==> flow/design.v <==
module dual_port_ram #(
  parameter DATA_WIDTH = 8,
  parameter ADDR_WIDTH = 6
)(
  input logic clk,
  input logic rst,
  input logic [DATA_WIDTH-1 : 0] data1,
  input logic [ADDR_WIDTH-1 : 0] addr1,
  input logic enable1,
  input logic [DATA_WIDTH-1 : 0] data2,
  input logic [ADDR_WIDTH-1 : 0] addr2,
  input logic enable2,
  output logic [DATA_WIDTH-1 : 0] q1,
  output logic [DATA_WIDTH-1 : 0] q2
);
  logic [DATA_WIDTH-1 : 0] ram[0 : 2**(ADDR_WIDTH)-1];
  always@(posedge clk) begin
    if(rst) begin
      q1 <= 0;
      q2 <= 0;
    end else begin
      if (enable1) begin
        ram[addr1] <= data1;
      end else begin
        q1 <= ram[addr1];
      end 
      if (enable2) begin
        ram[addr2] <= data2;
      end else begin
        q2 <= ram[addr2];
      end 
    end 
  end
endmodule
make LEC_CHECK=0 CAP_MARGIN=5 CELL_PAD_IN_SITES_DETAIL_PLACEMENT=2 CELL_PAD_IN_SITES_GLOBAL_PLACEMENT=0 CORE_MARGIN=5 CORE_UTILIZATION=61 CTS_CLUSTER_DIAMETER=149 CTS_CLUSTER_SIZE=71 GPL_ROUTABILITY_DRIVEN=0 GPL_TIMING_DRIVEN=0 MAX_ROUTING_LAYER=met5 PLACE_DENSITY=0.49 SETUP_SLACK_MARGIN=0.08 SLEW_MARGIN=0 TNS_END_PERCENT=95 finish   # period 3.62 ns
run.sh (not shown) runs the stock make flow with config.mk's settings and CLKGATE_MAP_FILE=.
The first run failed in detailed placement (3_5_place_dp).
Change:
Settings changed: CAP_MARGIN 5 to 20, CELL_PAD_IN_SITES_DETAIL_PLACEMENT 2 to default, CELL_PAD_IN_SITES_GLOBAL_PLACEMENT 0 to default, CORE_MARGIN 5 to 2, CORE_UTILIZATION 61 to 30, CTS_CLUSTER_DIAMETER 149 to default, CTS_CLUSTER_SIZE 71 to default, GPL_ROUTABILITY_DRIVEN 0 to default, GPL_TIMING_DRIVEN 0 to default, MAX_ROUTING_LAYER met5 to default, PLACE_DENSITY 0.49 to default, SETUP_SLACK_MARGIN 0.08 to default, SLEW_MARGIN 0 to 20, TNS_END_PERCENT 95 to default.
Clock period 3.62 ns to 5.44 ns, I/O delays scaled along.
What happened: This time the run finished clean. Die area grows by 91%. Area after synthesis is unchanged. Synthesized cell count is unchanged.
Change:
Settings changed: CORE_UTILIZATION 30 to 58, MAX_ROUTING_LAYER from default to met4, SETUP_SLACK_MARGIN from default to 0.58.
Clock period 5.44 ns to 5.31 ns, I/O delays scaled along.
The new run ran to the end with no violations.
Sequential share of layout area came out higher by 1.5 points.
Wire length is about the same.
Die area is lower by well over a third.
Change:
Settings changed: CORE_UTILIZATION 58 to 39, MAX_ROUTING_LAYER met4 to default, SETUP_SLACK_MARGIN 0.58 to default.
Clock period 5.31 ns to 5.44 ns, I/O delays scaled along.
=> Setup slack is better by 0.47 ns; worst hold slack gets better by 0.027 ns; first-iteration DRC count decreases by a little under a tenth.

---

// dual_port_ram: RTL as listed in full above, without the edits since
clock: 5.13 ns
lec_check: 0
abc_area: 1
cap_margin: 20
core_margin: 2
core_utilization: 72
cts_cluster_size: 10
gpl_routability_driven: 0
place_density_lb_addon: 0.06
slew_margin: 20
tns_end_percent: 10
The baseline ran to the end with no violations.
Then changed:
ABC_AREA = unset   (was 1)
CELL_PAD_IN_SITES_DETAIL_PLACEMENT = 0   (was unset)
CELL_PAD_IN_SITES_GLOBAL_PLACEMENT = 3   (was unset)
CORE_ASPECT_RATIO = 1.36   (was unset)
CORE_MARGIN = 6   (was 2)
CORE_UTILIZATION = 61   (was 72)
CTS_CLUSTER_SIZE = 50   (was 10)
MAX_ROUTING_LAYER = met4   (was unset)
MIN_ROUTING_LAYER = met2   (was unset)
PLACE_DENSITY_LB_ADDON = 0.15   (was 0.06)
TNS_END_PERCENT = unset   (was 10)
clock period = 10.0 ns   (was 5.13 ns; I/O delays follow)
Result:
- Now the flow failed in global placement without I/O (3_1_place_gp_skip_io)
- die size came out higher by about a fifth
- synthesized cell count went down by well over a third
- area after synthesis fell by a few percent
Then changed:
CELL_PAD_IN_SITES_DETAIL_PLACEMENT = unset   (was 0)
CELL_PAD_IN_SITES_GLOBAL_PLACEMENT = unset   (was 3)
CORE_ASPECT_RATIO = unset   (was 1.36)
CORE_MARGIN = 2   (was 6)
CTS_CLUSTER_SIZE = unset   (was 50)
GPL_ROUTABILITY_DRIVEN = unset   (was 0)
MIN_ROUTING_LAYER = unset   (was met2)
PLACE_DENSITY_LB_ADDON = unset   (was 0.15)
SETUP_SLACK_MARGIN = 1.47   (was unset)
clock period = 5.31 ns   (was 10.0 ns; I/O delays follow)
Result: The changed run finished clean; synthesized area stays the same; synthesized cell count does not change; die size drops by a few percent.
